==> zinc: inputs <==
==> flow/design.v <==
module joltage #(parameter int LENGTH = 100) (
    input logic clk, rst, start, data_valid,
    input logic [4*LENGTH-1:0] line_flat,
    output logic [15:0] joltage1_out,
    output logic [63:0] joltage2_out,
    output logic done
    );
    logic [3:0] line [0:LENGTH-1];
    genvar k;
    generate
        for (k = 0; k < LENGTH; k++) begin : unflatten
            assign line[k] = line_flat[4*k +: 4];
        end
    endgenerate
    parameter IDLE   = 4'b000_0,
              DATA   = 4'b001_0,
              CALC_1 = 4'b010_0,
              CALC_2 = 4'b011_0,
              SUM    = 4'b100_0,
              DONE   = 4'b101_1;
    logic [3:0] state;
    assign done = state[0];
    logic [3:0] buffer [0:LENGTH-1-2];
    logic [3:0] shift_last;
    assign shift_last = buffer[LENGTH-1-2];
    logic [$clog2(LENGTH)-1:0] counter;
    logic [3:0] p1_curr_jolt [0:1];
    logic p1_jolt_en [0:1];
    always_comb begin : p1_comb 
        p1_jolt_en[0] = shift_last >= p1_curr_jolt[0];
        p1_jolt_en[1] = (p1_curr_jolt[0] >= p1_curr_jolt[1]) && p1_jolt_en[0];
    end
    always_ff @(posedge clk) begin : p1_seq
        if (state == DATA) begin
            p1_curr_jolt[0] <= line[LENGTH-2];
            p1_curr_jolt[1] <= line[LENGTH-1];
        end
        else if (state == CALC_1 || state == CALC_2) begin
            p1_curr_jolt[0] <= p1_jolt_en[0] ? shift_last : p1_curr_jolt[0];
            p1_curr_jolt[1] <= p1_jolt_en[1] ? p1_curr_jolt[0] : p1_curr_jolt[1];
        end
        if (state == IDLE)
            joltage1_out <= 16'd0;
        else if (state == SUM)
            joltage1_out <= joltage1_out + p1_curr_jolt[0] * 4'd10 + p1_curr_jolt[1];
    end
    logic [3:0] p2_curr_jolt [0:11];
    logic p2_jolt_en [0:11];
    always_comb begin : p2_comb
        p2_jolt_en[0] = (shift_last >= p2_curr_jolt[0]);
        for (int z = 1; z < 12; z++) begin
            p2_jolt_en[z] = (p2_curr_jolt[z-1] >= p2_curr_jolt[z]) && p2_jolt_en[z-1];
        end
    end
    genvar i;
    generate
        for (i = 0; i < 12; i++) begin
            always_ff @(posedge clk) begin : p2_seq
                if (state == DATA) begin
                    p2_curr_jolt[i] <= line[LENGTH-12+i];
                end
                else if (state == CALC_2) begin
                    if (i == 0)
                        p2_curr_jolt[i] <= p2_jolt_en[i] ? shift_last : p2_curr_jolt[i];
                    else
                        p2_curr_jolt[i] <= p2_jolt_en[i] ? p2_curr_jolt[i-1] : p2_curr_jolt[i];
                end
            end
        end
    endgenerate
    logic [39:0] stage1, stage2, stage3, stage4, stage5, stage6;
    logic [39:0] stage7, stage8, stage9, stage10, stage11, stage12;
    always_comb begin : mult_add  
        stage1  = p2_curr_jolt[0];
        stage2  = (stage1  * 10) + p2_curr_jolt[1];
        stage3  = (stage2  * 10) + p2_curr_jolt[2];
        stage4  = (stage3  * 10) + p2_curr_jolt[3];
        stage5  = (stage4  * 10) + p2_curr_jolt[4];
        stage6  = (stage5  * 10) + p2_curr_jolt[5];
        stage7  = (stage6  * 10) + p2_curr_jolt[6];
        stage8  = (stage7  * 10) + p2_curr_jolt[7];
        stage9  = (stage8  * 10) + p2_curr_jolt[8];
        stage10 = (stage9  * 10) + p2_curr_jolt[9];
        stage11 = (stage10 * 10) + p2_curr_jolt[10];
        stage12 = (stage11 * 10) + p2_curr_jolt[11];
    end
    always_ff @(posedge clk) begin : p2_joltage_sum
        if (state == IDLE)
            joltage2_out <= 64'd0;
        else if (state == SUM) begin
            joltage2_out <= joltage2_out + stage12;
        end
    end
    always_ff @(posedge clk) begin : counter_logic
        if (state == DATA)
            counter <= '0;
        else if (state == CALC_1 || state == CALC_2)
            counter <= counter + 1'b1;
    end
    genvar j;
    generate
        for (j = 0; j < LENGTH-2; j++) begin
            always_ff @(posedge clk) begin : shift_reg
                if ((state == DATA) && data_valid) begin
                    buffer[j] <= line[j];
                end
                if (state == CALC_1 || state == CALC_2) begin
                    buffer[j] <= buffer[j-1];
                    if (j == 0)
                        buffer[j] <= 4'd0;
                end
            end
        end
    endgenerate
    always_ff @(posedge clk) begin : state_transitions
        if (rst) begin
            state <= IDLE;
        end
        else begin
            case (state)
                IDLE: state <= start ? DATA : IDLE;
                DATA: state <= data_valid ? CALC_1 : DATA;
                CALC_1: state <= counter == 4'd9 ? CALC_2 : CALC_1;
                CALC_2: state <= counter == LENGTH - 2'd3 ? SUM : CALC_2;
                SUM: state <= DONE;
                DONE: state <= start ? DATA : DONE;
                default : ;
            endcase
        end
    end
endmodule
==> flow/run.sh <==
#!/bin/bash
# the make line also repeats each setting of config.mk as NAME=value (left out here)
make -C /OpenROAD-flow-scripts/flow DESIGN_CONFIG=/design/flow/config.mk WORK_HOME=/design/flow/orfs CLKGATE_MAP_FILE= finish
==> flow/config.mk <==
export PLATFORM = sky130hd
export DESIGN_NAME = joltage
export DESIGN_NICKNAME = joltage
export VERILOG_FILES = /design/flow/design.v
export SDC_FILE = /design/flow/constraint.sdc
export NUM_CORES = 4
export LEC_CHECK = 0
export CAP_MARGIN = 25
export CORE_MARGIN = 2
export CORE_UTILIZATION = 66
export CTS_CLUSTER_SIZE = 58
export MIN_ROUTING_LAYER = met1
export SETUP_SLACK_MARGIN = 3.72
export SLEW_MARGIN = 20
export TNS_END_PERCENT = 25
==> flow/constraint.sdc <==
create_clock -name core_clock -period 13.9 [get_ports {clk}]
set_input_delay 2.7800 -clock core_clock [delete_from_list [all_inputs] [get_ports {clk}]]
set_output_delay 2.7800 -clock core_clock [all_outputs]
set_load 0.01 [all_outputs]
==> inputs of garnet, as changes to zinc <==
CORE_UTILIZATION = 58   (was 66)
PLACE_DENSITY = 0.51   (was default)
==> inputs of juniper, as changes to zinc <==
ABC_AREA = 1   (was default)
CORE_UTILIZATION = 20   (was 66)
CTS_CLUSTER_SIZE = default   (was 58)
GPL_TIMING_DRIVEN = 0   (was default)
PLACE_DENSITY_LB_ADDON = 0.13   (was default)
SETUP_SLACK_MARGIN = 1.26   (was 3.72)
==> results <==
Global-route usage: garnet is higher than juniper (20 points).
In garnet the design area is smaller than in juniper, by 4.2%.
Of garnet and juniper, garnet has the higher non-clock buffer count (gap 862).
Between zinc and juniper, the lower die area is in zinc (gap about 70%, measured against juniper).
juniper finished with negative setup slack left. zinc died in clock tree synthesis with DPL-0033. garnet completed, yet does not pass: negative setup slack.
Clock skew: juniper is lower than garnet (0.019 ns).
Of garnet and juniper, juniper has the higher final cell count (gap about 27%, measured against juniper).
Flip-flop count is the same in juniper and garnet.
Against juniper, the area after synthesis of garnet is lower by about 8%.
In garnet the via count is higher than in juniper, by about 5.5%.
==> figures <==
| quantity | garnet | zinc | juniper |
|---|---|---|---|
| Number of well taps | 1,134 | - | 3,533 |
| CTS buffer count | 58 | - | 70 |
| Critical Path Max Stage Delay | 0.82 ns | - | 0.62 ns |
| Run status | failed layout checks | aborted with a tool error | failed layout checks |
| Last stage reached | - | clock tree synthesis | - |
| Reasons for failing layout checks | negative setup slack | - | negative setup slack |
| Hold Worst Slack | 0.455 ns | - | 0.461 ns |
| Maximum Capacitance Violations | 0 | - | 0 |
| Nonclk buf count | 2,032 | - | 1,170 |
| Summed negative setup slack over all endpoints | -428.36 ns | - | -313.07 ns |
| Ys cells | 5,869 | 5,869 | 7,630 |
| Overflow after GRT | 0 | - | 0 |
| Post-synth area from yosys stat | 49,100 um2 | 49,100 um2 | 53,200 um2 |
| Standard cell area after detailed placement | 67,900 um2 | 67,600 um2 | 65,200 um2 |
| Endpoint of the worst register-to-register path | joltage2_out[62]$_SDFFE_PP0P_ | - | joltage2_out[60]$_SDFFE_PP0P_ |
| Height of the die | 295 um | 277 um | 520 um |
| Top cell class by occupied area | multi-input combinational cells | - | multi-input combinational cells |
| Xor and xnor area share after synthesis | 0.0933 | 0.0933 | 0.0656 |
| GR met2 Demand/Resource | 0.610 | - | 0.234 |
| Setup violation total in the final timing report | 52 | - | 51 |
